== run A ==
## Buzzer
module Buzzer #(parameter isSim = 1,parameter isAHB = 0) (input wire clk,rst_n,
              output wire[31:0] BDMAC_RDATA,
              output wire       BDMAC_READYOUT,
              output wire[1:0]  BDMAC_RESP,
              input wire        BDMAC_SEL,
			  input wire        BDMAC_READY,
              input wire[31:0]  BDMAC_ADDR,
              input wire[1:0]   BDMAC_TRANS,
              input wire        BDMAC_WRITE,
              input wire[31:0]  BDMAC_WDATA,
              output wire[31:0] SBDMA_HADDR,
              output wire[1:0]  SBDMA_HTRANS,
              output wire       SBDMA_HWRITE,
              input wire[31:0]  SBDMA_HRDATA,
              input wire        SBDMA_HREADY,
              output wire[31:0] BBDMA_HADDR,
              output wire[1:0]  BBDMA_HTRANS,
              output wire       BBDMA_HWRITE,
              input wire[31:0]  BBDMA_HRDATA,
              input wire        BBDMA_HREADY,
              output wire PWM);
For scale: about 3100 cells after synthesis, roughly 380 flip-flops, roughly 0.021 mm² of cells after synthesis.
clock: 1.33 ns
lec_check: 0
abc_area: 1
cap_margin: 20
cell_pad_in_sites_global_placement: 0
core_margin: 6
core_utilization: 65
cts_cluster_diameter: 349
cts_cluster_size: 44
gpl_timing_driven: 1
hold_slack_margin: 0.05
max_routing_layer: met4
setup_slack_margin: 0.39
slew_margin: 30
run.sh (not shown) runs the stock make flow with config.mk's settings and CLKGATE_MAP_FILE=.
Run A did not make it past clock tree synthesis (4_1_cts), where a tool error ended it.
> inputs changed (run A -> run B)
- a deleted SETUP_SLACK_MARGIN that had been 0.39
- a change of CORE_MARGIN from 6 to 2
- a deleted CTS_CLUSTER_DIAMETER that had been 349
- a change of CTS_CLUSTER_SIZE from 44 to 36
- a change of SLEW_MARGIN from 30 to 15
- a change of ABC_AREA from 1 to 0
- a change of CORE_UTILIZATION from 65 to 69
- a change of the clock period (ns, I/O delays scaled along) from 1.33 to 2.72
--- outcome ---
Run B did not finish: a tool error stopped it during global routing (5_1_grt).
The total placed cells including tap cells in run B was lower than what run A gave.
Taking run A as the reference, in run B post-synthesis cell type count increased 36, synthesized flop and latch total essentially unchanged, core footprint decreased 5.0%, area share of and/or/nand/nor cells after synthesis decreased 9.2 points, number of standard cells after synthesis decreased 742.
Total die area ends up lower on run B.
Looking at per-instance average area after synthesis, run B sits above run A.
Worst slack at placement, run B and run A, lower one = run A.
Between run B and run A, the adder and majority cell fraction of the synthesized area figures differ only marginally.
--- input diff run B..run C ---
- a deleted CTS_CLUSTER_SIZE that had been 36
- a deleted CELL_PAD_IN_SITES_GLOBAL_PLACEMENT that had been 0
- a deleted GPL_TIMING_DRIVEN that had been 1
- a deleted MAX_ROUTING_LAYER that had been met4
- a deleted HOLD_SLACK_MARGIN that had been 0.05
- a change of SLEW_MARGIN from 15 to 20
- a deleted ABC_AREA that had been 0
- a change of CORE_UTILIZATION from 69 to 56
- a change of the clock period (ns, I/O delays scaled along) from 2.72 to 4.61
Findings:
Having completed the whole flow, run C delivered a layout that passed the timing, design-rule and antenna checks.
In run C relative to run B, die span in y had gone up by more than 10%.
In the flow results for run B and run C, the worst setup timing slack at the placement stage is larger on run C.
Taking run B as the reference, in run C area fraction in compound gates held steady, total placed instance area shrank by 7.5%, half-perimeter wire length of the detailed placement result shrank by 11 mm, count of buffers added by post-CTS timing repair for setup shrank by 40, number of buffers created by CTS grew by 2.5%.
What run B reported for chip area has to be multiplied by 1.2 to get the figure for run C.

========
## job 7221
Starting RTL as in the previous note.
Settings: LEC_CHECK=0, CAP_MARGIN=20, CORE_MARGIN=2, CORE_UTILIZATION=66, CTS_CLUSTER_SIZE=68, HOLD_SLACK_MARGIN=-0.09, SLEW_MARGIN=20; clock period 2.97 ns.
Job 7221: complete, dirty (negative hold slack, negative setup slack)
Input changes introduced in job 619 (baseline for comparison: job 7221):
Settings: SETUP_SLACK_MARGIN: unset -> 0.88; HOLD_SLACK_MARGIN: -0.09 -> unset; CTS_CLUSTER_SIZE: 68 -> 42; the clock period (ns, I/O delays scaled along): 2.97 -> 2.96.
Results
Job 619: it failed during global routing, and the tool reported GRT-0232. Worst setup slack after placement up 0.044 ns in job 619 wrt job 7221. Number of buffers inserted to repair setup after CTS in job 619 is 71 above job 7221. Compared job 7221 against job 619; cell area after synthesis within noise. From job 619 to job 7221, synthesis area per yosys did not move at all. Changes observed in job 619 relative to job 7221: number of ports placed on the die boundary barely changed, die outline area roughly the same, detailed placer's ending HPWL rose by 4.8%. Taking job 619 as 1.0, job 7221 lands at 0.23 on number of instances resized during post-cts repair. Between job 7221 and job 619, the global placement routability congestion is lower for job 619. Total cell area at the placement stage in job 619 is 180 µm² higher than in job 7221. Comparing job 7221 against job 619, there is no change at all in share of synthesized cell area in and, or, nand and nor gates.
Here is what was changed in the inputs of job 2969 compared with job 619.
Settings: a deleted SETUP_SLACK_MARGIN that had been 0.88; a change of CORE_UTILIZATION from 66 to 17; a deleted CTS_CLUSTER_SIZE that had been 42; a change of the clock period (ns, I/O delays scaled along) from 2.96 to 14.4.
Results
- No stage failed in job 2969, and the final checks on the layout all came back clean.
- Die span in y: job 2969 > job 619
- Die span in x ends up higher on job 2969.
- Final weighted congestion in routability-driven placement down 8.6% in job 2969 wrt job 619
- Job 2969 -> job 619: number of instances in the synthesized netlist delta 0, exact match
- On total cell area reported by yosys after synthesis, job 2969 tracks job 619 almost exactly.
- Comparing job 2969 and job 619, placed cell area is lower on job 2969.
- Fraction of the core area occupied by cells at floorplan: job 2969 and job 619 compared, lower one is job 2969
- Comparing placed wire-length estimate after detailed placement for job 2969 and job 619, the bigger number came from job 2969.
- The run showing the greater die area is job 2969.
- Between job 2969 and job 619, it is job 2969 whose post-cts gate resize count is lower, by 419.
- Re mux cell area share after synthesis: no difference whatsoever between job 2969 and job 619.
Setup changes, job 2969 to job 396
Settings: swapping 17 for 70 in CORE_UTILIZATION; putting CTS_CLUSTER_DIAMETER at 52 where nothing was set; putting TNS_END_PERCENT at 5 where nothing was set; swapping 14.4 for 9.72 in the clock period (ns, I/O delays scaled along).
--- outcome ---
Diff job 2969 -> job 396: portion of total power attributed to the clock network down 1.4 points, overall track demand over capacity in global routing increased by 28 points relative to the old numbers.
Job 396 ended with less die outline width than job 2969.
Row final weighted congestion in routability-driven placement: job 396 higher / job 2969 lower
Area used by multi-input combinational logic across job 396 and job 2969: no real change.
Flop share of the area, job 396 and job 2969: smaller value in job 2969

========
Buzzer again, from the RTL that the note above started with.
Settings: LEC_CHECK=0, CAP_MARGIN=20, CELL_PAD_IN_SITES_DETAIL_PLACEMENT=1, CORE_ASPECT_RATIO=1.2, CORE_MARGIN=2, CORE_UTILIZATION=61, CTS_CLUSTER_DIAMETER=207, CTS_CLUSTER_SIZE=45, GPL_ROUTABILITY_DRIVEN=1, GPL_TIMING_DRIVEN=0, HOLD_SLACK_MARGIN=-0.01, MIN_ROUTING_LAYER=met2, PLACE_DENSITY=0.82, SLEW_MARGIN=5; clock period 2.88 ns.
The baseline did not get past clock tree synthesis with DPL-0033.
Change:
CELL_PAD_IN_SITES_DETAIL_PLACEMENT = unset   (was 1)
CORE_ASPECT_RATIO = unset   (was 1.2)
CORE_UTILIZATION = 59   (was 61)
CTS_CLUSTER_DIAMETER = unset   (was 207)
CTS_CLUSTER_SIZE = unset   (was 45)
GPL_ROUTABILITY_DRIVEN = unset   (was 1)
GPL_TIMING_DRIVEN = unset   (was 0)
HOLD_SLACK_MARGIN = unset   (was -0.01)
MIN_ROUTING_LAYER = unset   (was met2)
PLACE_DENSITY = unset   (was 0.82)
SLEW_MARGIN = 20   (was 5)
clock period = 4.76 ns   (was 2.88 ns; I/O delays follow)
Now the flow completed with no timing, DRC or antenna violations.
Die size climbs by a few percent.
Synthesized cell count does not change.
Synthesized area does not change.
Change:
CORE_UTILIZATION = 68   (was 59)
CTS_CLUSTER_DIAMETER = 52   (was unset)
SETUP_SLACK_MARGIN = 1.25   (was unset)
clock period = 9.69 ns   (was 4.76 ns; I/O delays follow)
Result: Utilization went up by 10 points; final area went down by 0.83%; non-clock buffer count went down by 10; total power went down by 51%.
No activity file was given, so power comes from the tool's default toggle rates.
